==> 03-02 <==
==> flow/design.v <==
module conv_1d #(
    parameter DATA_WIDTH  = 8,
    parameter KERNEL_SIZE = 16
) (
    input logic clk,
    input logic arst_n,
    input  logic [DATA_WIDTH-1:0] signal_data,
    input  logic                  signal_vld,
    input  logic                  signal_last,
    output logic                  signal_rdy,
    input  logic [KERNEL_SIZE*DATA_WIDTH-1:0] kernel,
    output logic [DATA_WIDTH*2+$clog2(KERNEL_SIZE)-1:0] result_data,
    output logic                    result_vld,
    output logic                    result_last,
    input  logic                    result_rdy
);
  localparam PRODUCT_WIDTH = (DATA_WIDTH * 2);
  localparam RESULT_WIDTH  = PRODUCT_WIDTH + $clog2(KERNEL_SIZE);
  logic [KERNEL_SIZE-1:0][DATA_WIDTH-1:0] signal_buf;
  logic shift_vld;
  logic shift_last;
  always_ff @(posedge clk or negedge arst_n) begin
    if (!arst_n) begin
      signal_buf <= '0;
      shift_vld <= 1'b0;
      shift_last <= 1'b0;
    end else begin 
      if (signal_vld) begin  
        signal_buf <= {signal_data, signal_buf[KERNEL_SIZE-1:1]}; 
      end
      shift_vld <= signal_vld;
      shift_last <= signal_vld & signal_last;
    end
  end
  logic [KERNEL_SIZE-1:0][PRODUCT_WIDTH-1:0] products;
  always_comb begin
    for (int i = 0; i < KERNEL_SIZE; i++) begin
      products[i] = kernel[i*DATA_WIDTH +: DATA_WIDTH] * signal_buf[i];
    end
  end
  logic [KERNEL_SIZE-1:0][PRODUCT_WIDTH-1:0] products_buf;
  logic products_vld;
  logic products_last;
  always_ff @(posedge clk or negedge arst_n) begin
    if (!arst_n) begin
      products_buf <= '0;
      products_vld <= 1'b0;
      products_last <= 1'b0;
    end else begin
      products_buf <= products;
      products_vld <= shift_vld;
      products_last <= shift_last;
    end
  end
  logic [RESULT_WIDTH-1:0] sum;
  always_comb begin
    sum = 0;
    for (int i = 0; i < KERNEL_SIZE; i++) begin
      sum += products_buf[i];
    end
  end
  logic [RESULT_WIDTH-1:0] sum_buf;
  logic sum_vld;
  logic sum_last;
  always_ff @(posedge clk or negedge arst_n) begin
    if (!arst_n) begin
      sum_buf <= '0;
      sum_vld <= 1'b0;
      sum_last <= 1'b0;
    end else begin
      sum_buf <= sum;
      sum_vld <= products_vld;
      sum_last <= products_last;
    end
  end
  assign result_data = sum_buf;
  assign result_vld  = sum_vld;
  assign result_last = sum_last;
  assign signal_rdy  = 1'b1;
endmodule
==> flow/run.sh <==
#!/bin/bash
# the make line also repeats each setting of config.mk as NAME=value (left out here)
make -C /OpenROAD-flow-scripts/flow DESIGN_CONFIG=/design/flow/config.mk WORK_HOME=/design/flow/orfs CLKGATE_MAP_FILE= finish
==> flow/config.mk <==
export PLATFORM = sky130hd
export DESIGN_NAME = conv_1d
export DESIGN_NICKNAME = conv_1d
export VERILOG_FILES = /design/flow/design.v
export SDC_FILE = /design/flow/constraint.sdc
export NUM_CORES = 4
export LEC_CHECK = 0
export ABC_AREA = 0
export CAP_MARGIN = 10
export CELL_PAD_IN_SITES_DETAIL_PLACEMENT = 0
export CORE_ASPECT_RATIO = 1.38
export CORE_MARGIN = 10
export CORE_UTILIZATION = 50
export CTS_CLUSTER_DIAMETER = 256
export CTS_CLUSTER_SIZE = 13
export GPL_ROUTABILITY_DRIVEN = 0
export GPL_TIMING_DRIVEN = 1
export HOLD_SLACK_MARGIN = 0.11
export MAX_ROUTING_LAYER = met4
export MIN_ROUTING_LAYER = met2
export PLACE_DENSITY_LB_ADDON = 0.15
export SETUP_SLACK_MARGIN = 0.44
export SLEW_MARGIN = 10
export TNS_END_PERCENT = 35
==> flow/constraint.sdc <==
create_clock -name core_clock -period 3.45 [get_ports {clk}]
set_input_delay 0.6900 -clock core_clock [delete_from_list [all_inputs] [get_ports {clk}]]
set_output_delay 0.6900 -clock core_clock [all_outputs]
set_load 0.01 [all_outputs]
==> 02-08 (differences from 03-02) <==
Settings changed: ABC_AREA 0 to not set, CAP_MARGIN 10 to 20, CELL_PAD_IN_SITES_DETAIL_PLACEMENT 0 to not set, CORE_ASPECT_RATIO 1.38 to not set, CORE_MARGIN 10 to 2, CORE_UTILIZATION 50 to 40, CTS_CLUSTER_DIAMETER 256 to not set, CTS_CLUSTER_SIZE 13 to not set, GPL_ROUTABILITY_DRIVEN 0 to not set, GPL_TIMING_DRIVEN 1 to not set, HOLD_SLACK_MARGIN 0.11 to not set, MAX_ROUTING_LAYER met4 to not set, MIN_ROUTING_LAYER met2 to not set, PLACE_DENSITY_LB_ADDON 0.15 to not set, SETUP_SLACK_MARGIN 0.44 to not set, SLEW_MARGIN 10 to 20, TNS_END_PERCENT 35 to not set.
==> flow/constraint.sdc (replaced) <==
create_clock -name core_clock -period 6.0 [get_ports {clk}]
set_input_delay 1.2000 -clock core_clock [delete_from_list [all_inputs] [get_ports {clk}]]
set_output_delay 1.2000 -clock core_clock [all_outputs]
set_load 0.01 [all_outputs]
==> metrics.log <==
[flow] summary of implementation run
[metrics] Final Critical Period: 5.343 ns
[metrics] pre-CTS WS: -1.893 ns
[metrics] first drt pass iteration count: 6
[metrics] reasons for failing layout checks: negative setup slack
[metrics] crit path cell chain: fa_1, inv_2, fa_2, inv_2, fa_1, fa_1, fa_1, inv_1, fa_1, inv_2, ha_4, fa_2, a211oi_4, o21ai_2, a31oi_4, o221ai_2, a21oi_2, xnor2_1
[metrics] slack of the critical path: -1.893 ns
[metrics] Post-DP HPWL: 112600 um
[metrics] worst slack on hold paths: 0.3524 ns
[metrics] result of the run: finished with violations
[metrics] area share of buffers outside the clock network: 15.09%
[metrics] drt first-iter violations: 8247
[metrics] total routed wire length on the met1 layer: 0 um
[metrics] final count of negative-setup-slack endpoints: 174
[metrics] Final Non-Filler Cells: 7656
[metrics] die area: 115900 um^2
(the above is from 03-02)
==> metrics.log <==
[flow] summary of implementation run
[metrics] area share of buffers outside the clock network: 4.193%
[metrics] Max stage delay on crit path: 0.60 ns
[metrics] Worst Setup SP: products_buf[98]
[metrics] result of the run: timing/DRC/antenna clean
[metrics] Post-DP HPWL: 99840 um
[metrics] drt first-iter violations: 1454
[metrics] Final Non-Filler Cells: 7063
[metrics] worst slack on hold paths: 0.3475 ns
[metrics] count of flip-flops with a built-in enable after synthesis: 0
[metrics] port bufs: 161
[metrics] pre-CTS WS: 0.1025 ns
[metrics] total routed wire length on the met1 layer: 57240 um
[metrics] Final Critical Period: 5.709 ns
[metrics] crit path cell chain: fa_1, inv_1, fa_1, inv_1, fa_1, fa_1, fa_1, inv_1, fa_1, inv_1, ha_1, fa_1, a211oi_2, o21ai_0, a31oi_2, buf_4, o221ai_1, a21oi_1, xnor2_1
[metrics] ratio of final minimum period to clock period: 95.15%
[metrics] die area: 131100 um^2
(the above is from 02-08)
